### config.mk
export PLATFORM = sky130hd
export DESIGN_NAME = OQ1_Stopwatch
export DESIGN_NICKNAME = OQ1_Stopwatch
export VERILOG_FILES = /design/flow/design.v
export SDC_FILE = /design/flow/constraint.sdc
export NUM_CORES = 4
export LEC_CHECK = 0
export CAP_MARGIN = 20
export CELL_PAD_IN_SITES_DETAIL_PLACEMENT = 2
export CORE_MARGIN = 8
export CORE_UTILIZATION = 65
export PLACE_DENSITY_LB_ADDON = 0.26
export SLEW_MARGIN = 20
export TNS_END_PERCENT = 65
### constraint.sdc
create_clock -name core_clock -period 2.5 [get_ports {CLK}]
set_input_delay 0.5000 -clock core_clock [delete_from_list [all_inputs] [get_ports {CLK}]]
set_output_delay 0.5000 -clock core_clock [all_outputs]
set_load 0.01 [all_outputs]
### run.sh
#!/bin/bash
# the make line also repeats each setting of config.mk as NAME=value (left out here)
make -C /OpenROAD-flow-scripts/flow DESIGN_CONFIG=/design/flow/config.mk WORK_HOME=/design/flow/orfs CLKGATE_MAP_FILE= finish
### design.v
module OQ1_Stopwatch(AN, Seg, Dot, CLK, Start, RESET);  
	output [3:0] AN;
	output [6:0] Seg;
	output Dot;
	input CLK, Start, RESET;
	parameter R = 2'b00;
    parameter W = 2'b01;
    parameter C = 2'b10;	
	reg  [11:0] divider_ds;
	reg  [5:0]  divider_ms;
	reg  [6:0]  Seg_Temp;
	reg  [3:0]  D3,D2,D1,D0,D_Temp,AN_Temp;
	reg  [1:0]  state,n_state;
	reg         dp;
	wire        RTC_ds,RTC_ms;
	always @(posedge CLK or posedge RESET) begin
	  if(RESET) divider_ms <= 0;
	  else if(divider_ms==32) divider_ms <= 0;
      else divider_ms <= divider_ms + 1;
    end
    assign RTC_ms = ((divider_ms == 32)?1'b1:1'b0);
	always @(posedge CLK or posedge RESET) begin
      if(RESET) divider_ds <= 0;
      else if(divider_ds==3276) divider_ds <= 0;
      else if(state==C) divider_ds <= divider_ds + 1;
    end
    assign RTC_ds = ((divider_ds == 3276)?1'b1:1'b0);
	always@(posedge CLK or posedge RESET) begin
      if(RESET) begin
        state <= R;
        D3 <= 0;
        D2 <= 0;
        D1 <= 0;
        D0 <= 0;
      end else begin
        state <= n_state;
        if(RTC_ds) begin
          if(D0 == 9) begin
            D0 <= 0;
            if(D1 == 9) begin
              D1 <= 0;
              if(D2 == 9) begin
                D2 <= 0;
                if(D3 == 9) begin
                  D3 <= 0;                  
                end else begin
                  D3 <= D3 + 1;
                end                    
              end else begin
                D2 <= D2 + 1;
              end      
            end else begin
              D1 <= D1 + 1;
            end
          end else begin
            D0 <= D0 + 1;
          end
        end      
      end
    end
    always@(*) begin
      case (state)
        R : if(RESET) n_state = R;
            else if(Start && !RESET) n_state = C;
            else n_state = W;
        W : if(RESET) n_state = R;
            else if(Start && !RESET) n_state = C;
            else n_state = W;
        C : if(RESET) n_state = R;
            else n_state = C;        
        default : n_state = R;
      endcase
    end
    always@(posedge CLK or posedge RESET) begin
      if(RESET) begin
        D_Temp  <= 4'b0000;
        AN_Temp <= 4'b1110;
        dp      <= 1'b0;
      end else if(RTC_ms) begin
      case(AN_Temp)
        4'b0111 : begin
                    D_Temp <= D0;
                    AN_Temp <= 4'b1110;
                    dp <= 1;
                  end
        4'b1110 : begin
                    D_Temp <= D1;
                    AN_Temp <= 4'b1101;
                    dp <= 0;
                  end
        4'b1101 : begin
                    D_Temp <= D2;
                    AN_Temp <= 4'b1011;
                    dp <= 1;
                  end
        4'b1011 : begin
                    D_Temp <= D3;
                    AN_Temp <= 4'b0111;
                    dp <= 1;
                  end
      endcase
      end
    end    
    always @(*) begin
        case(D_Temp)
          0 : Seg_Temp=7'b1000000; 
          1 : Seg_Temp=7'b1111001; 
          2 : Seg_Temp=7'b0100100; 
          3 : Seg_Temp=7'b0110000; 
          4 : Seg_Temp=7'b0011001; 
          5 : Seg_Temp=7'b0010010; 
          6 : Seg_Temp=7'b0000010; 
          7 : Seg_Temp=7'b1111000; 
          8 : Seg_Temp=7'b0000000; 
          9 : Seg_Temp=7'b0011000; 
          default : Seg_Temp=7'b0111111; 
      endcase
    end
    assign Seg = Seg_Temp;
    assign AN = AN_Temp;
    assign Dot = dp;
endmodule
==> results of run 1 <==
==> metrics by stage <==
stage / setup slack, ns / instance area [um2] / std cells / power (W)
after global placement: 0.439 / 2740 / 321 / 0.000957
after floorplan: 0.776 / 2590 / 266 / 0.000924
==> impl_metrics.ini, run 1 <==
; physical design summary
[status]
status = aborted with a tool error
run.stop_error = [ERROR DPL-0033] detailed placement checks failed during check placement.
haltStage = 3_5_place_dp

[logic_synthesis]
adder_share_pct = 4.34
synth_chip_area_um2 = 2590
syn-instance-count = 266
synth.lib_cells_used.distinct = 52
yosys.area_share.xor_xnor_pct = 7.43
netlist_logic_family_top = simple AND/OR/NAND/NOR gates
post-synth-top-area-cell = sky130_fd_sc_hd__dfrtp_1
synth-cells-yosys = 266
post_synth_and_or_nand_nor_area_fraction_pct = 24.2
synth.top_cells.by_count = 41 x sky130_fd_sc_hd__dfrtp_1, 29 x sky130_fd_sc_hd__nor2_1, 17 x sky130_fd_sc_hd__nand2_1
synth_area_per_cell_um2 = 9.76
post_synth_instance_area_um2 = 2590
ys_sh_mux_pct = 4.24
post_synth_ao_oa_area_fraction_pct = 12.3
ys.flops = 44
yosys_most_used_dff = sky130_fd_sc_hd__dfrtp_1
ys.warnings.count = 1
top_cell = sky130_fd_sc_hd__dfrtp_1
synthArstFlopShare_pct = 100
topCellsByArea = sky130_fd_sc_hd__dfrtp_1 40%, sky130_fd_sc_hd__xnor2_1 5.1%, sky130_fd_sc_hd__ha_1 4.3%
synth.yosys.seq_area_share_pct = 42.6
postSynthNetCount = 278
yosysTopAreaCellShare_pct = 39.5
number_of_enable_flip_flop_cells = 0

[floorplanning]
fp.dieW_um = 79.2
fp_util_pct = 66.3
num_rows = 23
io_pins = 15
fp.dieArea_um2 = 6270
fp.coreArea_um2 = 3910
die_height_um = 79.2

[place]
portBuffers = 14
routabilityCongestion = 0.813
==> run 2: changes to the inputs <==
Settings changed: ABC_AREA from default to 1, CAP_MARGIN 20 to 0, CELL_PAD_IN_SITES_DETAIL_PLACEMENT 2 to default, CORE_ASPECT_RATIO from default to 1.71, CORE_MARGIN 8 to 2, CORE_UTILIZATION 65 to 63, CTS_CLUSTER_SIZE from default to 26, GPL_TIMING_DRIVEN from default to 1, HOLD_SLACK_MARGIN from default to 0.15, MAX_ROUTING_LAYER from default to met4, MIN_ROUTING_LAYER from default to met1, PLACE_DENSITY_LB_ADDON 0.26 to default, SETUP_SLACK_MARGIN from default to 0.46, TNS_END_PERCENT 65 to 20.
Clock period 2.5 ns to 2.37 ns, I/O delays scaled along.
==> run 2 against run 1 <==
Now clean on timing, DRC and antenna. Area after synthesis increased by 5.9%. Synthesized cell count rose by 39%. Die area is 21% lower.
==> impl_metrics.ini, run 2 <==
; generated from flow reports
[logic_synthesis]
synthArstFlopShare_pct = 100
postSynthNetCount = 382
synth_chip_area_um2 = 2750
synth-cells-yosys = 370
syn-instance-count = 370
netlist_logic_family_top = simple AND/OR/NAND/NOR gates
adder_share_pct = 4.10
post-synth-top-area-cell = sky130_fd_sc_hd__dfrtp_1
yosysTopAreaCellShare_pct = 37.3
synth.yosys.seq_area_share_pct = 40.2
post_synth_and_or_nand_nor_area_fraction_pct = 38.5
post_synth_ao_oa_area_fraction_pct = 6.14
ys.warnings.count = 1
top_cell = sky130_fd_sc_hd__nand2_1
ys_sh_mux_pct = 0
synth.lib_cells_used.distinct = 32
synth.top_cells.by_count = 110 x sky130_fd_sc_hd__nand2_1, 41 x sky130_fd_sc_hd__dfrtp_1, 41 x sky130_fd_sc_hd__inv_1, 37 x sky130_fd_sc_hd__nor2_1, 34 x sky130_fd_sc_hd__nand3_1
post_synth_instance_area_um2 = 2750
synth_area_per_cell_um2 = 7.43
yosys.area_share.xor_xnor_pct = 3.19
ys.flops = 44
topCellsByArea = sky130_fd_sc_hd__dfrtp_1 37%, sky130_fd_sc_hd__nand2_1 15%, sky130_fd_sc_hd__nand3_1 6.2%
yosys_most_used_dff = sky130_fd_sc_hd__dfrtp_1
number_of_enable_flip_flop_cells = 0

[place]
portBuffers = 14
post-place-ws_ns = 0.224
detailedPlacementHpwl_mm = 4.14
dpl.cell_count = 432
routabilityCongestion = 0.813

[sta]
layout_worst_path_cycle_share_pct = 80.0
max_slew.worst_pin.slew_ns = 0.601
setup_viol = 0
setup_slack_ns = 0.473
fin_crit_ns = 1.90
timing.clock.skew_ns = 0.0100
timing.final.max_slew_violations = 0
timing.setup.tns_ns = 0
rsz_0062_raised_after_global_routing = true
timing.final.hold_violations = 0
slew_headroom_pct = 59.7
max_clock_freq_mhz = 527

[drt]
drtAntennaViolNets = 0
via_per_inst = 5.23
via_count = 2326
finalWirelength_mm = 5.33
post_drt_wl_per_cell_um = 12.0
drt_first_pass_iters = 4
post-route-drc-count = 0
dr.first_iter.drc_count = 51
antennaDiodeCount = 0

[floorplanning]
num_rows = 31
io_pins = 15
fp.dieArea_um2 = 4930
fp.coreArea_um2 = 4230
fp.dieW_um = 54.5
fp_util_pct = 65.0
die_height_um = 90.4

[power_and_ir_drop]
pwr-share-seq_pct = 55.1
powerSeq_w = 0.000854
netSwitchingFraction_pct = 27.2
cellLeakagePower_nw = 1.57
p_comb_w = 0.000181
pwr-share-clk_pct = 33.3
combPwrFrac_pct = 11.6
p_per_area_nw_per_um2 = 505
power_report.internal_total_w = 0.00113
power.net_switching_w = 0.000421
vdd.ir_drop.worst_v = 0.000552
power.largest_group = sequential cells
clock_power_w = 0.000516

[global_route]
global_route.overflow_total = 0
gr-usage-all-layers_pct = 25.5
grt_max_degree = 25
vias_in_the_first_global_route = 2208
antenna_violations_before_repair = 0
grt_pass1_wl_mm = 9.23

[setup_path]
critPathTopFamily = buffers and inverters
reg2regPathDepth = 7
cpPeakStageDelay_ns = 0.40
critical_path_class = reg -> out
rr_startpoint = divider_ds[0]
critical-path-slowest-cell = sky130_fd_sc_hd__dfrtp_1
crit_arrival_ns = 1.42
regToRegSetupSlack_ns = 0.69
worstPathMaxFanout = 5
critical_path.startpoint_type = register
worstSetupStartpoint = D_Temp[1]
crit_chain = buf_4 > o21ai_1 > nand2_1 > dlygate4sd2_1
timing.critical_path.buf_inv = 2
crit-reg2reg-capture = D0[1]
cp_num_cells = 4
worst_setup_path_end_kind = primary output
worst_setup_path_endpoint = Seg[1]
cp.required_ns = 1.90

[cells_and_area]
fin_nets = 407
final-instance-count-excl-fill = 445
fillerInstances = 355
area.growth.synth_to_final_pct = 11.7
final_core_utilization_pct = 72.6

[cts]
cts_root_buf = sky130_fd_sc_hd__clkbuf_8
numCtsBuffers = 5
worstSkewPairLatency_ns = 0.30
cts_sinks = 44
cts_tree = yes
cts.clk_slew.worst_paths_ns = 0.09
cts.path.max_buffers = 2
cts_max_level = 2

[job]
warnings = 36
cap_viol_max_count = 0

[worst_hold_path]
hold-path-endpoint = dp
worst_hold_startpoint = dp
whs_path_depth = 2
timing.hold.worst.class = reg -> reg

[status]
status = complete, no violations
==> run 2: what timing repair did <==
action,CTS,global route
resized,19,15
pin swaps,0,2
buffers inserted,2,3
cloned,0,0
endpoints found under the setup margin,8,10
hold buffers,0,0
==> run 2: metrics by stage <==
stage	total power [W]	hold slack, ns	cell area [um2]
finish	0.00155	0.491	3070
global route	0.00163	0.518	3070
CTS	0.00156	0.496	3060
detailed placement	0.00105	0.478	2950
global placement	0.00104	0.464	2950
floorplan	0.00101	0.455	2750
==> run 2: final cells by class <==
| type | instances | area (um2) | area share (%) |
|---|---|---|---|
| Clock buffer | 8 | 100 | 3.26 |
| Inverter | 50 | 190 | 6.19 |
| Multi-Input combinational cell | 273 | 1440 | 46.7 |
| Sequential cell | 44 | 1100 | 36.0 |
| Tap cell | 49 | 61.3 | 2.00 |
| Timing Repair Buffer | 21 | 179 | 5.83 |
==> run 2: layer usage <==
layer / global-route usage [%] / vias to the layer above / routed length [um]
met4: 11.5 / 0 / 173
li1: - / 1220 / -
met1: 28.8 / 1057 / 2190
met5: - / - / 0
met3: 2.48 / 13 / 90
met2: 43.3 / 36 / 2880
==> run 3: changes to the inputs <==
Settings changed: CAP_MARGIN 0 to 20, CORE_ASPECT_RATIO 1.71 to 0.69, CORE_UTILIZATION 63 to 72, CTS_CLUSTER_DIAMETER from default to 109, CTS_CLUSTER_SIZE 26 to 95, GPL_TIMING_DRIVEN 1 to default, HOLD_SLACK_MARGIN 0.15 to default, MAX_ROUTING_LAYER met4 to default, MIN_ROUTING_LAYER met1 to default, PLACE_DENSITY_LB_ADDON from default to 0.0, SETUP_SLACK_MARGIN 0.46 to 0.64, TNS_END_PERCENT 20 to 5.
Clock period 2.37 ns to 2.19 ns, I/O delays scaled along.
==> run 3 against run 2 <==
Final cell count stayed put. Clock power is 14% higher. Combinational power is about 20% higher. Hold slack better by 0.0079 ns. First-iteration DRC count went up to 6.3 times the previous value. Register-to-register slack worse by 0.14 ns. Critical path type unchanged. Highest routed layer unchanged.
==> impl_metrics.ini, run 3 <==
; generated from flow reports
[status]
status = complete, no violations

[floorplanning]
num_rows = 18
fp_util_pct = 75.8
fp.coreArea_um2 = 3630
io_pins = 15
fp.dieW_um = 78.4
fp.dieArea_um2 = 4340
die_height_um = 55.3

[setup_path]
worst_setup_path_end_kind = primary output
worst_setup_path_endpoint = Seg[0]
rr_startpoint = divider_ds[1]
cp.required_ns = 1.75
reg2regPathDepth = 9
critical_path_class = reg -> out
cp_num_cells = 6
critical-path-slowest-cell = sky130_fd_sc_hd__dfrtp_1
crit_arrival_ns = 1.42
regToRegSetupSlack_ns = 0.55
crit_chain = inv_2 > buf_4 > ha_1 > nor2_1 > o21ai_1 > buf_2
cpPeakStageDelay_ns = 0.41
worstSetupStartpoint = D_Temp[1]
critical_path.startpoint_type = register
crit-reg2reg-capture = D3[2]
worstPathMaxFanout = 3
critPathTopFamily = flip-flops
timing.critical_path.buf_inv = 3

[logic_synthesis]
synth.lib_cells_used.distinct = 32
post_synth_and_or_nand_nor_area_fraction_pct = 38.5
postSynthNetCount = 382
adder_share_pct = 4.10
netlist_logic_family_top = simple AND/OR/NAND/NOR gates
post-synth-top-area-cell = sky130_fd_sc_hd__dfrtp_1
post_synth_ao_oa_area_fraction_pct = 6.14
synth.top_cells.by_count = 110 x sky130_fd_sc_hd__nand2_1, 41 x sky130_fd_sc_hd__dfrtp_1, 41 x sky130_fd_sc_hd__inv_1, 37 x sky130_fd_sc_hd__nor2_1, 34 x sky130_fd_sc_hd__nand3_1
synth.yosys.seq_area_share_pct = 40.2
yosys_most_used_dff = sky130_fd_sc_hd__dfrtp_1
synth_chip_area_um2 = 2750
ys_sh_mux_pct = 0
yosysTopAreaCellShare_pct = 37.3
synth-cells-yosys = 370
ys.flops = 44
synth_area_per_cell_um2 = 7.43
topCellsByArea = sky130_fd_sc_hd__dfrtp_1 37%, sky130_fd_sc_hd__nand2_1 15%, sky130_fd_sc_hd__nand3_1 6.2%
synthArstFlopShare_pct = 100
syn-instance-count = 370
yosys.area_share.xor_xnor_pct = 3.19
post_synth_instance_area_um2 = 2750
top_cell = sky130_fd_sc_hd__nand2_1
number_of_enable_flip_flop_cells = 0
ys.warnings.count = 1

[cts]
cts.path.max_buffers = 2
hold_bufs_inserted_after_cts = 0
cts.clk_slew.worst_paths_ns = 0.09
cts_root_buf = sky130_fd_sc_hd__clkbuf_8
cts_max_level = 2
cts_tree = yes
numCtsBuffers = 5
worstSkewPairLatency_ns = 0.31
cts_sinks = 44

[worst_hold_path]
whs_path_depth = 1
timing.hold.worst.class = reg -> reg
hold-path-endpoint = divider_ms[0]
worst_hold_startpoint = divider_ms[0]

[drt]
drt_first_pass_iters = 5
post-route-drc-count = 0
dr.first_iter.drc_count = 320
finalWirelength_mm = 6.84
antennaDiodeCount = 0
via_per_inst = 5.89
via_count = 2619
drtAntennaViolNets = 0
post_drt_wl_per_cell_um = 15.4

[global_route]
global_route.overflow_total = 0
grt_pass1_wl_mm = 11.6
grt_max_degree = 45
vias_in_the_first_global_route = 2440
antenna_violations_before_repair = 0
gr-usage-all-layers_pct = 34.1

[job]
warnings = 34
cap_viol_max_count = 0

[place]
detailedPlacementHpwl_mm = 4.46
postPlaceCellArea_um2 = 2930
portBuffers = 14
routabilityCongestion = 0.856

[sta]
layout_worst_path_cycle_share_pct = 85.0
timing.final.max_slew_violations = 0
slew_headroom_pct = 62.9
timing.clock.skew_ns = 0.0130
holdWs_ns = 0.499
timing.final.hold_violations = 0
fin_crit_ns = 1.86
rsz_0062_raised_after_global_routing = true
setup_viol = 0
timing.setup.tns_ns = 0
max_slew.worst_pin.slew_ns = 0.557
max_clock_freq_mhz = 537

[cells_and_area]
area.growth.synth_to_final_pct = 12.4
final_design_area_no_fill_um2 = 3090
fin_nets = 406
fillerInstances = 215

[power_and_ir_drop]
pwr-share-seq_pct = 53.5
cellLeakagePower_nw = 1.57
power_report.internal_total_w = 0.00123
powerSeq_w = 0.000924
vdd.ir_drop.worst_v = 0.000672
p_comb_w = 0.000218
clock_power_w = 0.000586
power.largest_group = sequential cells
pwr-share-clk_pct = 33.9
power_w = 0.00173
p_per_area_nw_per_um2 = 559
netSwitchingFraction_pct = 29.1
power.net_switching_w = 0.000502
combPwrFrac_pct = 12.6
run 3: layout make-up:
cell class,count,area (um2),area share (%)
well taps,50,62.6,2.02
flip-flops and latches,44,1100,35.7
repair buffers,19,154,4.98
clock buffers,8,100,3.24
multi-input cells,274,1480,47.9
inverters,50,190,6.15
run 3: what timing repair did:
item | in CTS | in global routing
endpoints found under the setup margin | 26 | 45
buffers inserted | 4 | 0
pin swaps | 4 | 2
cloned | 0 | 1
endpoints found under the hold margin | 0 | 0
resized | 45 | 5
run 3: layer usage:
metal  track usage [%]  vias up  share of wire [%]
li1                  -     1219                  -
met1              49.6     1202                 44
met2              49.8      173                 43
met3              8.17       25                 10
met4              12.5        0                2.4
met5                 0        -                  0
run 3: stage by stage:
stage                     std cells  setup WS [ns]  util, %
final                           445          0.329     85.2
after global routing            445          0.281     85.2
after CTS                       444          0.370     84.6
after detailed placement        432          0.148     80.8
after global placement          432          0.216     80.8
after floorplan                 370          0.701        -
==> run 4: changes to the inputs <==
Settings changed: ABC_AREA 1 to 0, CORE_ASPECT_RATIO 0.69 to 1.57, CTS_CLUSTER_DIAMETER 109 to 28, CTS_CLUSTER_SIZE 95 to 94, GPL_TIMING_DRIVEN from default to 1, MAX_ROUTING_LAYER from default to met4, MIN_ROUTING_LAYER from default to met1, PLACE_DENSITY_LB_ADDON 0.0 to 0.11, TNS_END_PERCENT 5 to 80.
Clock period 2.19 ns to 2.45 ns, I/O delays scaled along.
==> run 4 against run 3 <==
Still clean. Sequential power fell by 9.3%. Register-to-register slack improved by 0.07 ns. Global-route usage fell by 1.0 points. Clock-buffer cell count fell by 3. Hold slack got worse by 0.032 ns. Critical path type unchanged. Highest routed layer unchanged.
==> impl_metrics.ini, run 4 <==
; generated from flow reports
[status]
status = complete, no violations

[power_and_ir_drop]
power.net_switching_w = 0.000428
power.largest_group = sequential cells
p_per_area_nw_per_um2 = 521
vdd.ir_drop.worst_v = 0.000579
netSwitchingFraction_pct = 26.7
cellLeakagePower_nw = 1.37
power_w = 0.00160
combPwrFrac_pct = 11.9
pwr-share-clk_pct = 35.8
power_report.internal_total_w = 0.00117
powerSeq_w = 0.000838
clock_power_w = 0.000572
pwr-share-seq_pct = 52.3
p_comb_w = 0.000191

[cts]
cts.path.max_buffers = 2
worstSkewPairLatency_ns = 0.31
cts.clk_slew.worst_paths_ns = 0.10
cts_root_buf = sky130_fd_sc_hd__clkbuf_8
cts_tree = yes
hold_bufs_inserted_after_cts = 0
cts_sinks = 44
cts_max_level = 2
numCtsBuffers = 5

[logic_synthesis]
yosys_most_used_dff = sky130_fd_sc_hd__dfrtp_1
adder_share_pct = 4.34
synth_area_per_cell_um2 = 9.76
synth_chip_area_um2 = 2590
post_synth_and_or_nand_nor_area_fraction_pct = 24.2
top_cell = sky130_fd_sc_hd__dfrtp_1
ys.flops = 44
syn-instance-count = 266
number_of_enable_flip_flop_cells = 0
postSynthNetCount = 278
synth.yosys.seq_area_share_pct = 42.6
synthArstFlopShare_pct = 100
yosys.area_share.xor_xnor_pct = 7.43
post_synth_ao_oa_area_fraction_pct = 12.3
synth-cells-yosys = 266
synth.top_cells.by_count = 41 x sky130_fd_sc_hd__dfrtp_1, 29 x sky130_fd_sc_hd__nor2_1, 17 x sky130_fd_sc_hd__nand2_1
ys.warnings.count = 1
ys_sh_mux_pct = 4.24
synth.lib_cells_used.distinct = 52
netlist_logic_family_top = simple AND/OR/NAND/NOR gates
post-synth-top-area-cell = sky130_fd_sc_hd__dfrtp_1
topCellsByArea = sky130_fd_sc_hd__dfrtp_1 40%, sky130_fd_sc_hd__xnor2_1 5.1%, sky130_fd_sc_hd__ha_1 4.3%
yosysTopAreaCellShare_pct = 39.5
post_synth_instance_area_um2 = 2590

[floorplanning]
fp.dieW_um = 51.9
num_rows = 27
fp_util_pct = 74.6
fp.dieArea_um2 = 4110
die_height_um = 79.2
io_pins = 15
fp.coreArea_um2 = 3480

[drt]
via_count = 2204
via_per_inst = 6.46
post_drt_wl_per_cell_um = 19.3
dr.first_iter.drc_count = 106
drtAntennaViolNets = 0
drt_first_pass_iters = 4
finalWirelength_mm = 6.59
post-route-drc-count = 0
antennaDiodeCount = 0

[sta]
rsz_0062_raised_after_global_routing = true
layout_worst_path_cycle_share_pct = 80.3
timing.final.max_slew_violations = 0
timing.final.hold_violations = 0
setup_viol = 0
max_clock_freq_mhz = 508
timing.clock.skew_ns = 0.0166
fin_crit_ns = 1.97
timing.setup.tns_ns = 0
max_slew.worst_pin.slew_ns = 0.559
slew_headroom_pct = 62.7

[setup_path]
worst_setup_path_end_kind = primary output
reg2regPathDepth = 6
regToRegSetupSlack_ns = 0.62
crit-reg2reg-capture = AN_Temp[3]
crit_arrival_ns = 1.48
critical-path-slowest-cell = sky130_fd_sc_hd__dfrtp_1
cpPeakStageDelay_ns = 0.42
crit_chain = buf_6 > ha_4 > o21a_1 > o22a_1 > buf_2
worstSetupStartpoint = D_Temp[0]
critical_path_class = reg -> out
timing.critical_path.buf_inv = 2
critical_path.startpoint_type = register
rr_startpoint = AN_Temp[3]
worst_setup_path_endpoint = Seg[3]
cp_num_cells = 5
worstPathMaxFanout = 4
cp.required_ns = 1.96
critPathTopFamily = flip-flops

[worst_hold_path]
whs_path_depth = 1
timing.hold.worst.class = reg -> reg
worst_hold_startpoint = divider_ms[0]
hold-path-endpoint = divider_ms[0]

[global_route]
vias_in_the_first_global_route = 2117
grt_max_degree = 45
antenna_violations_before_repair = 0
global_route.overflow_total = 0
grt_pass1_wl_mm = 9.91
gr-usage-met3_pct = 5.08
busiest_layer = met2
grtUsageMet1_pct = 37.0
global_route.usage.met2_pct = 56.8
gr-usage-all-layers_pct = 33.1

[job]
cap_viol_max_count = 0
warnings = 34

[cells_and_area]
final_design_area_no_fill_um2 = 3070
fillerInstances = 168
final-instance-count-excl-fill = 341
mi_logic_area_um2 = 1460
fin_nets = 309
area.growth.synth_to_final_pct = 18.5
final-seq-area_um2 = 1110

[place]
dpl.cell_count = 315
detailedPlacementHpwl_mm = 3.50
postPlaceCellArea_um2 = 2740
routabilityCongestion = 0.821
portBuffers = 14
==> run 4: cell type report <==
| class | instances | area share, % |
|---|---|---|
| flip-flops and latches | 44 | 36.2 |
| well taps | 43 | 1.75 |
| clock inverters | 3 | 1.38 |
| multi-input cells | 196 | 47.4 |
| clock buffers | 5 | 2.24 |
| repair buffers | 35 | 9.16 |
| inverters | 15 | 1.91 |
==> run 4: per-stage QoR <==
step                worst slack, ns  hold WS [ns]  utilization [%]
floorplan                     0.726         0.448                -
global placement              0.408         0.480             78.7
detailed placement            0.277         0.486             78.7
CTS                           0.509         0.499             84.1
global route                  0.452         0.500             88.3
finish                        0.482         0.467             88.3
==> run 4: what timing repair did <==
| action | 4_1_cts | 5_1_grt |
|---|---|---|
| endpoints found under the setup margin | 15 | 22 |
| pin swaps | 3 | 8 |
| resized | 44 | 22 |
| buffers inserted | 9 | 9 |
==> run 4: layer usage <==
metal	part of all wire [%]	wire, um
met3	4.0	266
met2	54	3590
met4	4.1	269
met1	37	2470
met5	0	0
==> run 5: changes to the inputs <==
Settings changed: ABC_AREA 0 to default, CAP_MARGIN 20 to 5, CORE_ASPECT_RATIO 1.57 to default, CORE_UTILIZATION 72 to 66, CTS_CLUSTER_DIAMETER 28 to default, CTS_CLUSTER_SIZE 94 to default, GPL_TIMING_DRIVEN 1 to default, MAX_ROUTING_LAYER met4 to default, MIN_ROUTING_LAYER met1 to default, PLACE_DENSITY_LB_ADDON 0.11 to default, SETUP_SLACK_MARGIN 0.64 to default, TNS_END_PERCENT 80 to default.
Clock period 2.45 ns to 5.75 ns, I/O delays scaled along.
==> run 5 against run 4 <==
Still clean on timing, DRC and antenna. Clock skew fell by 0.011 ns. Area after synthesis did not move. Total power fell by 63%. Global-route usage shrank 7.5 points. Sequential share of layout area increased by 3.2 points. Design area fell by 8.8%. Setup slack improved by 2.2 ns. Via count is 13% lower. Final cell count is 5.0% lower. Critical path depth grew 1. Utilization is 13 points lower. Critical endpoint is now Seg[4]. Largest cell class unchanged.
==> impl_metrics.ini, run 5 <==
; generated from flow reports
[cts]
cts_sinks = 44
hold_bufs_inserted_after_cts = 0
cts_max_level = 2
postCtsResizedCells = 0
worstSkewPairLatency_ns = 0.29
cts.clk_slew.worst_paths_ns = 0.08
cts_root_buf = sky130_fd_sc_hd__clkbuf_8
cts.path.max_buffers = 2
cts.repair_timing.setup_buffer_count = 0
cts_tree = yes
numCtsBuffers = 5

[power_and_ir_drop]
p_comb_w = 0.0000554
pwr-share-clk_pct = 29.8
vdd.ir_drop.worst_v = 0.000206
powerSeq_w = 0.000359
p_per_area_nw_per_um2 = 210
power.net_switching_w = 0.000153
power.largest_group = sequential cells
cellLeakagePower_nw = 1.21
netSwitchingFraction_pct = 25.9
clock_power_w = 0.000176
pwr-share-seq_pct = 60.8
power_report.internal_total_w = 0.000438
combPwrFrac_pct = 9.4

[global_route]
global_route.overflow_total = 0
gr-usage-all-layers_pct = 25.6
vias_in_the_first_global_route = 1867
grt_pass1_wl_mm = 8.58
grt_max_degree = 45
antenna_violations_before_repair = 0

[floorplanning]
num_rows = 22
fp.dieW_um = 66.7
fp.coreArea_um2 = 3720
fp.dieArea_um2 = 4450
die_height_um = 66.7
fp_util_pct = 69.8
io_pins = 15

[setup_path]
cp.required_ns = 4.60
crit_arrival_ns = 1.92
reg2regPathDepth = 6
worst_setup_path_end_kind = primary output
critical-path-slowest-cell = sky130_fd_sc_hd__clkdlybuf4s50_1
worstSetupStartpoint = D_Temp[1]
crit_path_frequent_cell = sky130_fd_sc_hd__o21ai_0
worstPathMaxFanout = 7
crit-reg2reg-capture = D3[1]
rr_startpoint = divider_ds[0]
worst_setup_path_endpoint = Seg[4]
crit_chain = inv_1 > ha_1 > nand2_1 > o21ai_0 > o21ai_0 > clkdlybuf4s50_1
critical_path.startpoint_type = register
cp_num_cells = 6
cpPeakStageDelay_ns = 0.55
regToRegSetupSlack_ns = 3.45
critical_path_class = reg -> out
timing.critical_path.buf_inv = 2
critPathTopFamily = buffers and inverters

[logic_synthesis]
number_of_enable_flip_flop_cells = 0
synth_chip_area_um2 = 2590
topCellsByArea = sky130_fd_sc_hd__dfrtp_1 40%, sky130_fd_sc_hd__xnor2_1 5.1%, sky130_fd_sc_hd__ha_1 4.3%
post_synth_instance_area_um2 = 2590
post_synth_ao_oa_area_fraction_pct = 12.3
syn-instance-count = 266
post_synth_and_or_nand_nor_area_fraction_pct = 24.2
yosys_most_used_dff = sky130_fd_sc_hd__dfrtp_1
netlist_logic_family_top = simple AND/OR/NAND/NOR gates
synthArstFlopShare_pct = 100
synth_area_per_cell_um2 = 9.76
synth.yosys.seq_area_share_pct = 42.6
ys_sh_mux_pct = 4.24
yosys.area_share.xor_xnor_pct = 7.43
synth.top_cells.by_count = 41 x sky130_fd_sc_hd__dfrtp_1, 29 x sky130_fd_sc_hd__nor2_1, 17 x sky130_fd_sc_hd__nand2_1
synth.lib_cells_used.distinct = 52
post-synth-top-area-cell = sky130_fd_sc_hd__dfrtp_1
ys.warnings.count = 1
yosysTopAreaCellShare_pct = 39.5
postSynthNetCount = 278
adder_share_pct = 4.34
top_cell = sky130_fd_sc_hd__dfrtp_1
ys.flops = 44
synth-cells-yosys = 266

[status]
status = complete, no violations

[sta]
timing.clock.skew_ns = 0.00566
fin_crit_ns = 3.07
max_slew.worst_pin.slew_ns = 0.878
timing.final.hold_violations = 0
layout_worst_path_cycle_share_pct = 53.3
slew_headroom_pct = 41.5
rsz_0062_raised_after_global_routing = false
timing.setup.tns_ns = 0
setup_slack_ns = 2.68
max_clock_freq_mhz = 326
setup_viol = 0
timing.final.max_slew_violations = 0
holdWs_ns = 0.484

[drt]
finalWirelength_mm = 4.90
drtAntennaViolNets = 0
post-route-drc-count = 0
drt_first_pass_iters = 4
antennaDiodeCount = 0
dr.first_iter.drc_count = 196
via_per_inst = 5.89
post_drt_wl_per_cell_um = 15.1
via_count = 1907

[cells_and_area]
fillerInstances = 279
area.growth.synth_to_final_pct = 8.05
fin_nets = 289
final-seq-area_um2 = 1100
mi_logic_area_um2 = 1360

[job]
warnings = 34
cap_viol_max_count = 0

[place]
detailedPlacementHpwl_mm = 3.51
post-place-ws_ns = 3.00
portBuffers = 14
routabilityCongestion = 0.891

[worst_hold_path]
worst_hold_startpoint = divider_ds[8]
timing.hold.worst.class = reg -> reg
whs_path_depth = 1
hold-path-endpoint = divider_ds[8]
-- run 5: cell type report --
| class | count | area share [%] |
|---|---|---|
| Inverter | 15 | 2.01 |
| Sequential cell | 44 | 39.4 |
| Clock buffer | 6 | 2.59 |
| Timing Repair Buffer | 15 | 5.27 |
| Tap cell | 48 | 2.14 |
| Multi-Input combinational cell | 196 | 48.6 |
-- run 5: stage by stage --
step,std cells,cell area (um2),util [%],power (W)
after global routing,324,2800,75.5,0.000619
after CTS,324,2800,75.5,0.000593
after detailed placement,318,2730,73.5,0.000419
after floorplan,266,2590,-,0.000402
final,324,2800,75.5,0.000590
after global placement,318,2730,73.5,0.000415
-- run 5: per-layer routing --
layer,part of all wire (%),global-route usage (%),up-vias,routed length (um)
met5,0,0,-,0
met4,1.1,6.89,0,53
met3,2.7,4.56,5,134
met2,45,40.1,30,2200
met1,51,36.6,913,2510
li1,-,-,959,-
==> run 6: changes to the inputs <==
Settings changed: ABC_AREA from default to 0, CAP_MARGIN 5 to 20, CORE_UTILIZATION 66 to 71, CTS_CLUSTER_DIAMETER from default to 37, CTS_CLUSTER_SIZE from default to 32, PLACE_DENSITY_LB_ADDON from default to 0.19, SETUP_SLACK_MARGIN from default to 0.57.
Clock period 5.75 ns to 2.2 ns, I/O delays scaled along.
==> run 6 against run 5 <==
The flow now stops in 5_1_grt. Area after synthesis did not move. Synthesized cell count is the same. Die area fell by 6.6%.
==> impl_metrics.ini, run 6 <==
; physical design summary
[logic_synthesis]
adder_share_pct = 4.34
synthArstFlopShare_pct = 100
synth.top_cells.by_count = 41 x sky130_fd_sc_hd__dfrtp_1, 29 x sky130_fd_sc_hd__nor2_1, 17 x sky130_fd_sc_hd__nand2_1
post-synth-top-area-cell = sky130_fd_sc_hd__dfrtp_1
yosys_most_used_dff = sky130_fd_sc_hd__dfrtp_1
yosysTopAreaCellShare_pct = 39.5
top_cell = sky130_fd_sc_hd__dfrtp_1
synth_chip_area_um2 = 2590
synth.lib_cells_used.distinct = 52
topCellsByArea = sky130_fd_sc_hd__dfrtp_1 40%, sky130_fd_sc_hd__xnor2_1 5.1%, sky130_fd_sc_hd__ha_1 4.3%
post_synth_instance_area_um2 = 2590
number_of_enable_flip_flop_cells = 0
synth_area_per_cell_um2 = 9.76
synth.yosys.seq_area_share_pct = 42.6
syn-instance-count = 266
synth-cells-yosys = 266
postSynthNetCount = 278
post_synth_and_or_nand_nor_area_fraction_pct = 24.2
ys.warnings.count = 1
ys.flops = 44
ys_sh_mux_pct = 4.24
post_synth_ao_oa_area_fraction_pct = 12.3
yosys.area_share.xor_xnor_pct = 7.43
netlist_logic_family_top = simple AND/OR/NAND/NOR gates

[status]
run.stop_error = [ERROR DPL-0038] Utilization greater than 100%, impossible to legalize
haltStage = 5_1_grt
status = aborted with a tool error

[place]
dpl.cell_count = 320
routabilityCongestion = 0.754
postPlaceCellArea_um2 = 2790
detailedPlacementHpwl_mm = 3.51
portBuffers = 14

[floorplanning]
num_rows = 21
fp.dieW_um = 64.5
die_height_um = 64.5
fp.coreArea_um2 = 3420
io_pins = 15
fp.dieArea_um2 = 4150
fp_util_pct = 76.0

[cts]
numCtsBuffers = 5
cts_max_level = 2
cts.path.max_buffers = 2
cts_sinks = 44
cts_root_buf = sky130_fd_sc_hd__clkbuf_4
run 6: repair_timing:
item,4_1_cts
gates resized,64
endpoints found under the setup margin,29
pin swaps,8
setup buffers,26
hold buffers,0
run 6: metrics by stage:
| step | setup slack (ns) | util, % |
|---|---|---|
| after floorplan | 0.577 | - |
| after global placement | 0.228 | 81.6 |
| after detailed placement | 0.188 | 81.6 |
| after CTS | 0.234 | 93.3 |
==> run 7: changes to the inputs <==
Settings changed: ABC_AREA 0 to default, CORE_ASPECT_RATIO from default to 1.57, CORE_UTILIZATION 71 to 63, CTS_CLUSTER_DIAMETER 37 to 309, CTS_CLUSTER_SIZE 32 to 100, GPL_TIMING_DRIVEN from default to 0, MAX_ROUTING_LAYER from default to met4, MIN_ROUTING_LAYER from default to met1, PLACE_DENSITY from default to 0.94, PLACE_DENSITY_LB_ADDON 0.19 to default, SETUP_SLACK_MARGIN 0.57 to default, TNS_END_PERCENT from default to 20.
Clock period 2.2 ns to 4.95 ns, I/O delays scaled along.
==> run 7 against run 6 <==
Now clean on timing, DRC and antenna. Area after synthesis is the same. Die area grew 12%. Synthesized cell count is the same.
==> impl_metrics.ini, run 7 <==
; generated from flow reports
[status]
status = complete, no violations

[setup_path]
cpPeakStageDelay_ns = 0.55
worstPathMaxFanout = 7
worstSetupStartpoint = D_Temp[1]
worst_setup_path_end_kind = primary output
regToRegSetupSlack_ns = 3.10
cp_num_cells = 6
critPathTopFamily = buffers and inverters
timing.critical_path.buf_inv = 2
critical-path-slowest-cell = sky130_fd_sc_hd__clkdlybuf4s50_1
cp.required_ns = 3.96
critical_path.startpoint_type = register
critical_path_class = reg -> out
worst_setup_path_endpoint = Seg[4]
reg2regPathDepth = 6
crit_path_frequent_cell = sky130_fd_sc_hd__o21ai_0
crit-reg2reg-capture = D_Temp[2]
crit_chain = inv_1 > ha_1 > nand2_1 > o21ai_0 > o21ai_0 > clkdlybuf4s50_1
rr_startpoint = divider_ms[0]
crit_arrival_ns = 1.98

[place]
postPlaceCellArea_um2 = 2810
detailedPlacementHpwl_mm = 3.79
routabilityCongestion = 0.957
portBuffers = 14
dpl.cell_count = 327

[sta]
timing.final.hold_violations = 0
timing.setup.tns_ns = 0
timing.clock.skew_ns = 0.00809
max_slew.worst_pin.slew_ns = 0.392
layout_worst_path_cycle_share_pct = 60.0
rsz_0062_raised_after_global_routing = false
setup_viol = 0
max_clock_freq_mhz = 337
fin_crit_ns = 2.97
slew_headroom_pct = 73.7
timing.final.max_slew_violations = 0

[cells_and_area]
final_design_area_no_fill_um2 = 2910
area.growth.synth_to_final_pct = 12.2
fin_nets = 300
final_core_utilization_pct = 73.0
fillerInstances = 295
final-instance-count-excl-fill = 335

[cts]
cts_root_buf = sky130_fd_sc_hd__clkbuf_8
cts.repair_timing.setup_buffer_count = 0
numCtsBuffers = 5
cts.clk_slew.worst_paths_ns = 0.08
hold_bufs_inserted_after_cts = 0
worstSkewPairLatency_ns = 0.30
postCtsResizedCells = 0
cts.path.max_buffers = 2
cts_sinks = 44
cts_max_level = 2
cts_tree = yes

[floorplanning]
fp.coreArea_um2 = 3990
fp.dieW_um = 55.2
num_rows = 29
die_height_um = 84.4
fp_util_pct = 65.0
fp.dieArea_um2 = 4660
io_pins = 15

[worst_hold_path]
whs_path_depth = 1
hold-path-endpoint = divider_ds[8]
worst_hold_startpoint = divider_ds[8]
timing.hold.worst.class = reg -> reg

[logic_synthesis]
adder_share_pct = 4.34
post_synth_instance_area_um2 = 2590
post_synth_and_or_nand_nor_area_fraction_pct = 24.2
ys_sh_mux_pct = 4.24
post-synth-top-area-cell = sky130_fd_sc_hd__dfrtp_1
synth.top_cells.by_count = 41 x sky130_fd_sc_hd__dfrtp_1, 29 x sky130_fd_sc_hd__nor2_1, 17 x sky130_fd_sc_hd__nand2_1
number_of_enable_flip_flop_cells = 0
ys.flops = 44
synth_chip_area_um2 = 2590
synth_area_per_cell_um2 = 9.76
synth.lib_cells_used.distinct = 52
yosys_most_used_dff = sky130_fd_sc_hd__dfrtp_1
yosysTopAreaCellShare_pct = 39.5
ys.warnings.count = 1
synth-cells-yosys = 266
postSynthNetCount = 278
topCellsByArea = sky130_fd_sc_hd__dfrtp_1 40%, sky130_fd_sc_hd__xnor2_1 5.1%, sky130_fd_sc_hd__ha_1 4.3%
synthArstFlopShare_pct = 100
syn-instance-count = 266
yosys.area_share.xor_xnor_pct = 7.43
top_cell = sky130_fd_sc_hd__dfrtp_1
post_synth_ao_oa_area_fraction_pct = 12.3
netlist_logic_family_top = simple AND/OR/NAND/NOR gates
synth.yosys.seq_area_share_pct = 42.6

[power_and_ir_drop]
power_w = 0.000732
combPwrFrac_pct = 9.4
p_comb_w = 0.0000689
netSwitchingFraction_pct = 25.9
pwr-share-clk_pct = 33.8
power.net_switching_w = 0.000190
power.largest_group = sequential cells
clock_power_w = 0.000247
p_per_area_nw_per_um2 = 251
cellLeakagePower_nw = 1.28
vdd.ir_drop.worst_v = 0.000279
powerSeq_w = 0.000416
pwr-share-seq_pct = 56.8
power_report.internal_total_w = 0.000542

[job]
warnings = 32
cap_viol_max_count = 0

[global_route]
gr-usage-all-layers_pct = 26.3
global_route.overflow_total = 0
vias_in_the_first_global_route = 2152
grt_pass1_wl_mm = 9.46
grt_max_degree = 36
antenna_violations_before_repair = 0

[drt]
drtAntennaViolNets = 0
via_count = 2068
dr.first_iter.drc_count = 67
post_drt_wl_per_cell_um = 16.1
post-route-drc-count = 0
finalWirelength_mm = 5.41
via_per_inst = 6.17
antennaDiodeCount = 0
drt_first_pass_iters = 4
run 7: final cells by class:
class,instances,area [um2],share of cell area (%)
Tap cell,46,57.6,1.98
Sequential cell,44,1100,37.9
Clock buffer,8,100,3.44
Multi-Input combinational cell,196,1360,46.8
Timing Repair Buffer,15,160,5.50
Inverter,15,56.3,1.93
Buffer,11,71.3,2.45
run 7: stage by stage:
stage          worst slack, ns  hold WS [ns]
4_1_cts                   1.96         0.487
6_report                  1.98         0.490
3_5_place_dp              2.29         0.476
5_1_grt                   1.76         0.496
3_3_place_gp              2.05         0.471
2_1_floorplan             2.86         0.448
run 7: routing by layer:
layer	global-route usage (%)	vias to the layer above	routed length [um]	share of wire, %
met4	14.9	0	231	4.3
met3	3.08	24	192	3.6
met5	-	-	0	0
li1	-	983	-	-
met1	27.1	987	1990	37
met2	47.3	74	2990	55
==> run 8: changes to the inputs <==
Settings changed: ABC_AREA from default to 1, CORE_ASPECT_RATIO 1.57 to 1.1, CORE_UTILIZATION 63 to 69, CTS_CLUSTER_DIAMETER 309 to default, CTS_CLUSTER_SIZE 100 to 21, PLACE_DENSITY 0.94 to default, PLACE_DENSITY_LB_ADDON from default to 0.03, TNS_END_PERCENT 20 to 70.
Clock period 4.95 ns to 2.28 ns, I/O delays scaled along.
==> run 8 against run 7 <==
Register-to-register slack lost 2.4 ns. Routed wire length grew 0.19%. Critical path type unchanged. Clock power grew 110%. Die area shrank 3.3%. Utilization grew 6.0 points. Final cell count grew 33%. Still clean on timing, DRC and antenna. Critical endpoint is now Seg[6]. Total power grew 120%.
==> impl_metrics.ini, run 8 <==
; generated from flow reports
[status]
status = complete, no violations

[global_route]
grt_pass1_wl_mm = 9.65
grt_max_degree = 26
vias_in_the_first_global_route = 2338
antenna_violations_before_repair = 0
global_route.overflow_total = 0
gr-usage-all-layers_pct = 27.7

[logic_synthesis]
post-synth-top-area-cell = sky130_fd_sc_hd__dfrtp_1
yosys.area_share.xor_xnor_pct = 3.19
synth.yosys.seq_area_share_pct = 40.2
synth.top_cells.by_count = 110 x sky130_fd_sc_hd__nand2_1, 41 x sky130_fd_sc_hd__dfrtp_1, 41 x sky130_fd_sc_hd__inv_1, 37 x sky130_fd_sc_hd__nor2_1, 34 x sky130_fd_sc_hd__nand3_1
post_synth_instance_area_um2 = 2750
yosysTopAreaCellShare_pct = 37.3
synthArstFlopShare_pct = 100
synth-cells-yosys = 370
topCellsByArea = sky130_fd_sc_hd__dfrtp_1 37%, sky130_fd_sc_hd__nand2_1 15%, sky130_fd_sc_hd__nand3_1 6.2%
ys_sh_mux_pct = 0
postSynthNetCount = 382
adder_share_pct = 4.10
post_synth_ao_oa_area_fraction_pct = 6.14
ys.warnings.count = 1
yosys_most_used_dff = sky130_fd_sc_hd__dfrtp_1
ys.flops = 44
post_synth_and_or_nand_nor_area_fraction_pct = 38.5
synth_chip_area_um2 = 2750
synth_area_per_cell_um2 = 7.43
number_of_enable_flip_flop_cells = 0
top_cell = sky130_fd_sc_hd__nand2_1
syn-instance-count = 370
synth.lib_cells_used.distinct = 32
netlist_logic_family_top = simple AND/OR/NAND/NOR gates

[setup_path]
crit_arrival_ns = 1.72
worst_setup_path_end_kind = primary output
critical-path-slowest-cell = sky130_fd_sc_hd__clkdlybuf4s50_1
reg2regPathDepth = 9
worstPathMaxFanout = 4
cpPeakStageDelay_ns = 0.47
rr_startpoint = divider_ds[0]
worstSetupStartpoint = D_Temp[0]
cp_num_cells = 5
crit_chain = buf_4 > ha_1 > o21ai_1 > a21oi_1 > clkdlybuf4s50_1
critical_path.startpoint_type = register
worst_setup_path_endpoint = Seg[6]
regToRegSetupSlack_ns = 0.67
critical_path_class = reg -> out
crit-reg2reg-capture = D3[2]
timing.critical_path.buf_inv = 2
critPathTopFamily = buffers and inverters
cp.required_ns = 1.82

[worst_hold_path]
timing.hold.worst.class = in -> async

[cells_and_area]
final_design_area_no_fill_um2 = 3080
fillerInstances = 293
fin_nets = 405
final-seq-area_um2 = 1110
mi_logic_area_um2 = 1430
area.growth.synth_to_final_pct = 12.2

[place]
postPlaceCellArea_um2 = 2970
post-place-ws_ns = 0.186
detailedPlacementHpwl_mm = 4.05
portBuffers = 14
routabilityCongestion = 0.831

[drt]
finalWirelength_mm = 5.42
post-route-drc-count = 0
via_count = 2380
post_drt_wl_per_cell_um = 12.1
drt_first_pass_iters = 4
dr.first_iter.drc_count = 128
antennaDiodeCount = 0
via_per_inst = 5.34
drtAntennaViolNets = 0

[power_and_ir_drop]
power_report.internal_total_w = 0.00115
powerSeq_w = 0.000881
power.net_switching_w = 0.000449
pwr-share-seq_pct = 55.2
netSwitchingFraction_pct = 28.2
power_w = 0.00160
p_comb_w = 0.000204
vdd.ir_drop.worst_v = 0.000482
p_per_area_nw_per_um2 = 517
cellLeakagePower_nw = 1.63
combPwrFrac_pct = 12.8
power.largest_group = sequential cells
pwr-share-clk_pct = 32.0
clock_power_w = 0.000510

[cts]
worstSkewPairLatency_ns = 0.31
numCtsBuffers = 5
cts_max_level = 2
cts_sinks = 44
cts.clk_slew.worst_paths_ns = 0.09
cts_tree = yes
cts_root_buf = sky130_fd_sc_hd__clkbuf_8
cts.path.max_buffers = 2

[sta]
layout_worst_path_cycle_share_pct = 95.5
max_clock_freq_mhz = 459
holdWs_ns = 0.486
max_slew.worst_pin.slew_ns = 0.444
setup_viol = 0
slew_headroom_pct = 70.4
timing.clock.skew_ns = 0.0172
timing.final.max_slew_violations = 0
timing.setup.tns_ns = 0
rsz_0062_raised_after_global_routing = false
timing.final.hold_violations = 0
setup_slack_ns = 0.102
fin_crit_ns = 2.18

[floorplanning]
die_height_um = 70.2
fp.dieW_um = 64.2
num_rows = 24
io_pins = 15
fp.dieArea_um2 = 4510
fp.coreArea_um2 = 3900
fp_util_pct = 70.4

[job]
warnings = 32
cap_viol_max_count = 0
-- run 8: what timing repair did --
item	in CTS	in global routing
pin swaps	0	0
setup buffers	1	0
hold buffers	0	0
resized	3	5
endpoints found under the setup margin	4	5
-- run 8: metal layers --
metal,track usage (%),up-vias,wire length [um]
met5,-,-,0
met4,9.69,0,79
met3,4.83,10,116
met2,49.2,24,2950
met1,31.1,1135,2260
li1,-,1211,-
-- run 8: final cells by class --
cell class	instances	area share [%]
timing repair buffer	16	5.72
tap	52	2.11
clock buffer	6	2.68
sequential	44	35.9
clock inverter	2	0.325
inverter	50	6.17
buffer	3	0.892
multi-input combinational	273	46.2
-- run 8: stage by stage --
stage	util (%)	instances
floorplan	-	370
global placement	75.7	436
detailed placement	76.2	437
CTS	78.8	446
global route	79.0	446
finish	79.0	446
==> run 9: changes to the inputs <==
Settings changed: CORE_ASPECT_RATIO 1.1 to 0.87, CORE_UTILIZATION 69 to 72, GPL_TIMING_DRIVEN 0 to 1, PLACE_DENSITY_LB_ADDON 0.03 to 0.09, TNS_END_PERCENT 70 to 20.
Clock period 2.28 ns to 2.7 ns, I/O delays scaled along.
==> run 9 against run 8 <==
Sequential cell count stayed put. Clock skew down 0.0094 ns. Sequential share of layout area increased by 0.72 points. Design area shrank 2.1%. Via count grew 4.1%. Highest routed layer unchanged.
==> impl_metrics.ini, run 9 <==
; generated from flow reports
[floorplanning]
num_rows = 20
fp.dieArea_um2 = 4330
fp.dieW_um = 70.2
die_height_um = 61.6
fp.coreArea_um2 = 3580
io_pins = 15
fp_util_pct = 76.8

[drt]
finalWirelength_mm = 5.74
dr.first_iter.drc_count = 162
antennaDiodeCount = 0
drt_first_pass_iters = 5
post_drt_wl_per_cell_um = 13.2
via_per_inst = 5.71
via_count = 2477
drtAntennaViolNets = 0
post-route-drc-count = 0

[logic_synthesis]
synth-cells-yosys = 370
top_cell = sky130_fd_sc_hd__nand2_1
synth_area_per_cell_um2 = 7.43
post_synth_ao_oa_area_fraction_pct = 6.14
ys.warnings.count = 1
post_synth_and_or_nand_nor_area_fraction_pct = 38.5
post-synth-top-area-cell = sky130_fd_sc_hd__dfrtp_1
adder_share_pct = 4.10
topCellsByArea = sky130_fd_sc_hd__dfrtp_1 37%, sky130_fd_sc_hd__nand2_1 15%, sky130_fd_sc_hd__nand3_1 6.2%
syn-instance-count = 370
postSynthNetCount = 382
ys_sh_mux_pct = 0
synth_chip_area_um2 = 2750
yosys.area_share.xor_xnor_pct = 3.19
ys.flops = 44
number_of_enable_flip_flop_cells = 0
synth.lib_cells_used.distinct = 32
synthArstFlopShare_pct = 100
post_synth_instance_area_um2 = 2750
synth.yosys.seq_area_share_pct = 40.2
yosysTopAreaCellShare_pct = 37.3
synth.top_cells.by_count = 110 x sky130_fd_sc_hd__nand2_1, 41 x sky130_fd_sc_hd__dfrtp_1, 41 x sky130_fd_sc_hd__inv_1, 37 x sky130_fd_sc_hd__nor2_1, 34 x sky130_fd_sc_hd__nand3_1
netlist_logic_family_top = simple AND/OR/NAND/NOR gates
yosys_most_used_dff = sky130_fd_sc_hd__dfrtp_1

[setup_path]
cpPeakStageDelay_ns = 0.56
critical_path_class = reg -> out
crit_arrival_ns = 1.92
worstSetupStartpoint = D_Temp[0]
critical-path-slowest-cell = sky130_fd_sc_hd__clkdlybuf4s50_1
regToRegSetupSlack_ns = 0.99
cp_num_cells = 6
critPathTopFamily = buffers and inverters
worstPathMaxFanout = 5
crit-reg2reg-capture = D0[1]
timing.critical_path.buf_inv = 2
reg2regPathDepth = 7
cp.required_ns = 2.16
crit_chain = inv_1 > ha_1 > nand2_1 > o21ai_0 > o21ai_0 > clkdlybuf4s50_1
worst_setup_path_endpoint = Seg[4]
rr_startpoint = divider_ds[0]
critical_path.startpoint_type = register
worst_setup_path_end_kind = primary output
crit_path_frequent_cell = sky130_fd_sc_hd__o21ai_0

[cts]
cts_max_level = 2
cts_sinks = 44
cts_root_buf = sky130_fd_sc_hd__clkbuf_8
hold_bufs_inserted_after_cts = 0
cts_tree = yes
cts.path.max_buffers = 2
cts.clk_slew.worst_paths_ns = 0.08
numCtsBuffers = 5
worstSkewPairLatency_ns = 0.30

[power_and_ir_drop]
combPwrFrac_pct = 11.8
p_comb_w = 0.000159
power_report.internal_total_w = 0.000962
pwr-share-seq_pct = 55.9
power.net_switching_w = 0.000380
clock_power_w = 0.000433
p_per_area_nw_per_um2 = 444
power_w = 0.00134
vdd.ir_drop.worst_v = 0.000622
pwr-share-clk_pct = 32.3
power.largest_group = sequential cells
powerSeq_w = 0.000750
cellLeakagePower_nw = 1.53
netSwitchingFraction_pct = 28.3

[sta]
fin_crit_ns = 2.46
rsz_0062_raised_after_global_routing = false
setup_viol = 0
timing.final.hold_violations = 0
timing.clock.skew_ns = 0.00782
holdWs_ns = 0.500
timing.setup.tns_ns = 0
max_clock_freq_mhz = 407
layout_worst_path_cycle_share_pct = 90.9
slew_headroom_pct = 63.3
max_slew.worst_pin.slew_ns = 0.551
timing.final.max_slew_violations = 0

[job]
cap_viol_max_count = 0
warnings = 32

[place]
portBuffers = 14
detailedPlacementHpwl_mm = 4.34
routabilityCongestion = 0.879
postPlaceCellArea_um2 = 2920

[global_route]
gr-usage-all-layers_pct = 30.5
grt_pass1_wl_mm = 9.96
grt_max_degree = 45
global_route.overflow_total = 0
vias_in_the_first_global_route = 2296
antenna_violations_before_repair = 0

[cells_and_area]
fillerInstances = 234
final_design_area_no_fill_um2 = 3020
area.growth.synth_to_final_pct = 9.88
fin_nets = 401

[worst_hold_path]
whs_path_depth = 1
hold-path-endpoint = divider_ms[0]
timing.hold.worst.class = reg -> reg
worst_hold_startpoint = divider_ms[0]

[status]
status = complete, no violations
## run 9: routing by layer
metal | wire, um | track usage (%)
met1 | 2610 | 37.6
met3 | 279 | 7.04
met4 | 40 | 7.97
met5 | 0 | -
met2 | 2810 | 51.8
## run 9: repair_timing
item                                    4_1_cts  5_1_grt
buffers inserted                              0        0
endpoints found under the setup margin        0        1
gates resized                                 0        1
## run 9: through the flow
stage / setup WS, ns / util (%) / cells
floorplan: 1.03 / - / 370
detailed placement: 0.455 / 81.7 / 426
CTS: 0.130 / 84.3 / 434
global placement: 0.597 / 81.7 / 426
finish: 0.244 / 84.4 / 434
global route: 0.117 / 84.4 / 434
## run 9: layout make-up
class / instances / area [um2] / share of cell area (%)
Clock buffer: 7 / 86.3 / 2.86
Multi-Input combinational cell: 273 / 1430 / 47.2
Sequential cell: 44 / 1100 / 36.6
Timing Repair Buffer: 15 / 150 / 4.97
Clock inverter: 1 / 7.51 / 0.249
Tap cell: 44 / 55.1 / 1.82
Inverter: 50 / 190 / 6.30
==> run 10: changes to the inputs <==
Settings changed: CAP_MARGIN 20 to 15, CELL_PAD_IN_SITES_DETAIL_PLACEMENT from default to 1, CORE_ASPECT_RATIO 0.87 to 0.8, CORE_MARGIN 2 to 8, CORE_UTILIZATION 72 to 40, CTS_CLUSTER_SIZE 21 to 97, HOLD_SLACK_MARGIN from default to -0.01, MIN_ROUTING_LAYER met1 to default, PLACE_DENSITY_LB_ADDON 0.09 to default, TNS_END_PERCENT 20 to 60.
Clock period 2.7 ns to 10.0 ns, I/O delays scaled along.
==> run 10 against run 9 <==
Via count down 3.4%. Largest power group unchanged. Final cell count increased by 9.9%. Still clean on timing, DRC and antenna. Synthesized cell count did not move. Setup slack better by 5.8 ns. Largest cell class unchanged. Global-route usage is 16 points lower. Clock skew grew 0.0032 ns.
==> impl_metrics.ini, run 10 <==
; generated from flow reports
[status]
status = complete, no violations

[global_route]
vias_in_the_first_global_route = 2502
global_route.overflow_total = 0
grt_max_degree = 45
antenna_violations_before_repair = 0
grt_pass1_wl_mm = 11.6
gr-usage-all-layers_pct = 14.6

[power_and_ir_drop]
p_per_area_nw_per_um2 = 126
power.largest_group = sequential cells
combPwrFrac_pct = 11.2
pwr-share-clk_pct = 36.6
netSwitchingFraction_pct = 28.3
cellLeakagePower_nw = 1.52
p_comb_w = 0.0000437
pwr-share-seq_pct = 52.1
power.net_switching_w = 0.000110
powerSeq_w = 0.000203
power_report.internal_total_w = 0.000279
vdd.ir_drop.worst_v = 0.0000923
power_w = 0.000389
clock_power_w = 0.000143

[place]
portBuffers = 14
detailedPlacementHpwl_mm = 5.03
routabilityCongestion = 0.849

[floorplanning]
fp.coreArea_um2 = 6760
fp.dieArea_um2 = 9800
num_rows = 27
fp.dieW_um = 109
die_height_um = 90.1
fp_util_pct = 40.7
io_pins = 15

[logic_synthesis]
synth_area_per_cell_um2 = 7.43
synth.top_cells.by_count = 110 x sky130_fd_sc_hd__nand2_1, 41 x sky130_fd_sc_hd__dfrtp_1, 41 x sky130_fd_sc_hd__inv_1, 37 x sky130_fd_sc_hd__nor2_1, 34 x sky130_fd_sc_hd__nand3_1
postSynthNetCount = 382
ys_sh_mux_pct = 0
adder_share_pct = 4.10
number_of_enable_flip_flop_cells = 0
yosys.area_share.xor_xnor_pct = 3.19
synth-cells-yosys = 370
post_synth_and_or_nand_nor_area_fraction_pct = 38.5
post-synth-top-area-cell = sky130_fd_sc_hd__dfrtp_1
post_synth_instance_area_um2 = 2750
yosysTopAreaCellShare_pct = 37.3
synthArstFlopShare_pct = 100
yosys_most_used_dff = sky130_fd_sc_hd__dfrtp_1
top_cell = sky130_fd_sc_hd__nand2_1
ys.flops = 44
netlist_logic_family_top = simple AND/OR/NAND/NOR gates
topCellsByArea = sky130_fd_sc_hd__dfrtp_1 37%, sky130_fd_sc_hd__nand2_1 15%, sky130_fd_sc_hd__nand3_1 6.2%
synth.yosys.seq_area_share_pct = 40.2
synth_chip_area_um2 = 2750
ys.warnings.count = 1
post_synth_ao_oa_area_fraction_pct = 6.14
syn-instance-count = 370
synth.lib_cells_used.distinct = 32

[drt]
via_count = 2393
drt_first_pass_iters = 4
via_per_inst = 5.02
finalWirelength_mm = 6.62
drtAntennaViolNets = 0
antennaDiodeCount = 0
post_drt_wl_per_cell_um = 13.9
dr.first_iter.drc_count = 119
post-route-drc-count = 0

[sta]
timing.final.hold_violations = 0
fin_crit_ns = 3.99
timing.clock.skew_ns = 0.0111
max_slew.worst_pin.slew_ns = 0.580
rsz_0062_raised_after_global_routing = false
timing.final.max_slew_violations = 0
max_clock_freq_mhz = 251
timing.setup.tns_ns = 0
layout_worst_path_cycle_share_pct = 39.9
setup_viol = 0
slew_headroom_pct = 61.4

[cts]
cts_tree = yes
cts.clk_slew.worst_paths_ns = 0.10
cts_sinks = 44
hold_bufs_inserted_after_cts = 0
cts_max_level = 2
cts.repair_timing.setup_buffer_count = 0
cts.path.max_buffers = 2
worstSkewPairLatency_ns = 0.31
numCtsBuffers = 5
postCtsResizedCells = 0
cts_root_buf = sky130_fd_sc_hd__clkbuf_8

[setup_path]
crit_path_frequent_cell = sky130_fd_sc_hd__inv_1
crit_chain = inv_1 > ha_1 > nand2_1 > inv_1 > o21ai_0 > clkdlybuf4s50_1
timing.critical_path.buf_inv = 3
cpPeakStageDelay_ns = 0.56
worst_setup_path_end_kind = primary output
cp_num_cells = 6
worstPathMaxFanout = 6
critical-path-slowest-cell = sky130_fd_sc_hd__clkdlybuf4s50_1
rr_startpoint = divider_ds[0]
crit_arrival_ns = 1.99
critPathTopFamily = buffers and inverters
worst_setup_path_endpoint = Seg[3]
cp.required_ns = 8.00
worstSetupStartpoint = D_Temp[1]
critical_path.startpoint_type = register
reg2regPathDepth = 7
crit-reg2reg-capture = D0[1]
critical_path_class = reg -> out
regToRegSetupSlack_ns = 8.32

[cells_and_area]
fin_nets = 401
area.growth.synth_to_final_pct = 12.5

[worst_hold_path]
whs_path_depth = 2
timing.hold.worst.class = reg -> reg
hold-path-endpoint = dp
worst_hold_startpoint = dp

[job]
warnings = 32
cap_viol_max_count = 0
[run 10: final cells by class]
cell class / count / area (um2)
Fill cell: 871 / 3660
Tap cell: 87 / 109
Sequential cell: 44 / 1100
Multi-Input combinational cell: 273 / 1430
Inverter: 50 / 190
Clock inverter: 3 / 46.3
Clock buffer: 5 / 68.8
Timing Repair Buffer: 15 / 148
[run 10: metal layers]
layer  up-vias  part of all wire, %  global-route usage, %
met5         -                    0                      -
met4         0                 0.57                   2.96
met3         6                  1.8                   2.78
met2        17                   50                   23.9
li1       1205                    -                      -
met1      1165                   48                   18.4
[run 10: stage by stage]
| stage | utilization [%] | std cells | hold slack (ns) | area, um2 | setup slack, ns |
|---|---|---|---|---|---|
| 3_5_place_dp | 44.1 | 469 | 0.474 | 2980 | 6.33 |
| 3_3_place_gp | 44.1 | 469 | 0.465 | 2980 | 6.41 |
| 6_report | 45.8 | 477 | 0.488 | 3090 | 6.01 |
| 2_1_floorplan | - | 370 | 0.455 | 2750 | 6.87 |
| 4_1_cts | 45.8 | 477 | 0.497 | 3090 | 5.99 |
| 5_1_grt | 45.8 | 477 | 0.514 | 3090 | 5.92 |
==> run 11: changes to the inputs <==
Settings changed: CAP_MARGIN 15 to 20, CELL_PAD_IN_SITES_DETAIL_PLACEMENT 1 to default, CORE_ASPECT_RATIO 0.8 to default, CORE_MARGIN 8 to 2, CORE_UTILIZATION 40 to 72, CTS_CLUSTER_SIZE 97 to default, GPL_TIMING_DRIVEN 1 to default, HOLD_SLACK_MARGIN -0.01 to default, MAX_ROUTING_LAYER met4 to default, TNS_END_PERCENT 60 to default.
Clock period 10.0 ns to 2.2 ns, I/O delays scaled along.
==> run 11 against run 10 <==
Still clean on timing, DRC and antenna. Routed wire length decreased by 17%. Clock skew increased by 0.0019 ns. Sequential cell count unchanged. Combinational power increased to 4.4 times the previous value. Final cell count decreased by 7.8%. Design area decreased by 1.7%. Non-clock buffer count increased by 2. Largest cell class unchanged.
==> impl_metrics.ini, run 11 <==
; generated from flow reports
[status]
status = complete, no violations

[global_route]
global_route.overflow_total = 0
grt_pass1_wl_mm = 9.72
vias_in_the_first_global_route = 2297
gr-usage-all-layers_pct = 28.9
antenna_violations_before_repair = 0
grt_max_degree = 45

[sta]
setup_viol = 0
slew_headroom_pct = 63.4
setup_slack_ns = 0.0637
rsz_0062_raised_after_global_routing = false
timing.setup.tns_ns = 0
fin_crit_ns = 2.14
timing.clock.skew_ns = 0.0130
max_slew.worst_pin.slew_ns = 0.549
max_clock_freq_mhz = 468
timing.final.max_slew_violations = 0
layout_worst_path_cycle_share_pct = 97.1
timing.final.hold_violations = 0

[logic_synthesis]
post_synth_instance_area_um2 = 2750
yosys.area_share.xor_xnor_pct = 3.19
synth-cells-yosys = 370
synth_area_per_cell_um2 = 7.43
synth_chip_area_um2 = 2750
topCellsByArea = sky130_fd_sc_hd__dfrtp_1 37%, sky130_fd_sc_hd__nand2_1 15%, sky130_fd_sc_hd__nand3_1 6.2%
yosys_most_used_dff = sky130_fd_sc_hd__dfrtp_1
synth.top_cells.by_count = 110 x sky130_fd_sc_hd__nand2_1, 41 x sky130_fd_sc_hd__dfrtp_1, 41 x sky130_fd_sc_hd__inv_1, 37 x sky130_fd_sc_hd__nor2_1, 34 x sky130_fd_sc_hd__nand3_1
synthArstFlopShare_pct = 100
synth.lib_cells_used.distinct = 32
post-synth-top-area-cell = sky130_fd_sc_hd__dfrtp_1
postSynthNetCount = 382
top_cell = sky130_fd_sc_hd__nand2_1
ys_sh_mux_pct = 0
syn-instance-count = 370
ys.flops = 44
ys.warnings.count = 1
post_synth_ao_oa_area_fraction_pct = 6.14
yosysTopAreaCellShare_pct = 37.3
post_synth_and_or_nand_nor_area_fraction_pct = 38.5
adder_share_pct = 4.10
netlist_logic_family_top = simple AND/OR/NAND/NOR gates
synth.yosys.seq_area_share_pct = 40.2
number_of_enable_flip_flop_cells = 0

[cts]
cts_sinks = 44
cts.path.max_buffers = 2
cts_tree = yes
worstSkewPairLatency_ns = 0.30
cts.clk_slew.worst_paths_ns = 0.08
cts_root_buf = sky130_fd_sc_hd__clkbuf_8
numCtsBuffers = 5
cts_max_level = 2

[setup_path]
timing.critical_path.buf_inv = 2
rr_startpoint = divider_ds[0]
critical-path-slowest-cell = sky130_fd_sc_hd__clkdlybuf4s50_1
regToRegSetupSlack_ns = 0.54
cp.required_ns = 1.76
worstPathMaxFanout = 3
worst_setup_path_endpoint = Seg[2]
worstSetupStartpoint = D_Temp[0]
cpPeakStageDelay_ns = 0.52
critPathTopFamily = buffers and inverters
crit_arrival_ns = 1.70
critical_path.startpoint_type = register
crit_chain = inv_1 > ha_1 > nand3_1 > nand2_1 > clkdlybuf4s50_1
crit-reg2reg-capture = D0[1]
reg2regPathDepth = 7
cp_num_cells = 5
critical_path_class = reg -> out
worst_setup_path_end_kind = primary output

[power_and_ir_drop]
clock_power_w = 0.000524
pwr-share-seq_pct = 56.4
powerSeq_w = 0.000925
power_report.internal_total_w = 0.00118
power_w = 0.00164
power.largest_group = sequential cells
power.net_switching_w = 0.000459
p_per_area_nw_per_um2 = 539
p_comb_w = 0.000192
vdd.ir_drop.worst_v = 0.000596
combPwrFrac_pct = 11.7
netSwitchingFraction_pct = 28.0
pwr-share-clk_pct = 31.9
cellLeakagePower_nw = 1.57

[worst_hold_path]
worst_hold_startpoint = divider_ms[0]
hold-path-endpoint = divider_ms[0]
whs_path_depth = 1
timing.hold.worst.class = reg -> reg

[floorplanning]
num_rows = 22
fp_util_pct = 75.1
die_height_um = 65.8
io_pins = 15
fp.coreArea_um2 = 3660
fp.dieW_um = 65.8
fp.dieArea_um2 = 4330

[drt]
dr.first_iter.drc_count = 225
drt_first_pass_iters = 4
finalWirelength_mm = 5.52
post-route-drc-count = 0
via_per_inst = 5.50
post_drt_wl_per_cell_um = 12.5
via_count = 2422
antennaDiodeCount = 0
drtAntennaViolNets = 0

[place]
portBuffers = 14
routabilityCongestion = 0.861
dpl.cell_count = 430
post-place-ws_ns = 0.0875
detailedPlacementHpwl_mm = 3.98

[cells_and_area]
final_core_utilization_pct = 83.1
area.growth.synth_to_final_pct = 10.7
final-instance-count-excl-fill = 440
fin_nets = 403

[job]
warnings = 34
cap_viol_max_count = 0
-- run 11: final cells by class --
cell class                 instances  area [um2]
inverter                          50         190
timing repair buffer              17         163
tap                               48        60.1
clock inverter                     1        7.51
sequential                        44        1100
multi-input combinational        273        1430
fill                             241         619
clock buffer                       7        86.3
-- run 11: metrics by stage --
stage	hold WS [ns]	cell area (um2)
3_3_place_gp	0.470	2930
2_1_floorplan	0.455	2750
3_5_place_dp	0.474	2930
6_report	0.492	3040
5_1_grt	0.528	3040
4_1_cts	0.499	3030
-- run 11: repair_timing --
| item | in CTS | in global routing |
|---|---|---|
| hold buffers | 0 | 0 |
| endpoints found under the setup margin | 5 | 3 |
| gates resized | 6 | 4 |
| buffers inserted | 2 | 0 |
-- run 11: layer usage --
| metal | GRT usage [%] | vias to the layer above | part of all wire (%) |
|---|---|---|---|
| li1 | - | 1213 | - |
| met1 | 34.3 | 1141 | 41 |
| met5 | 0 | - | 0 |
| met4 | 12.0 | 0 | 2.0 |
| met3 | 4.43 | 14 | 3.7 |
| met2 | 52.0 | 54 | 53 |
Power figures rest on the tool's default switching activity, not on a simulated workload.
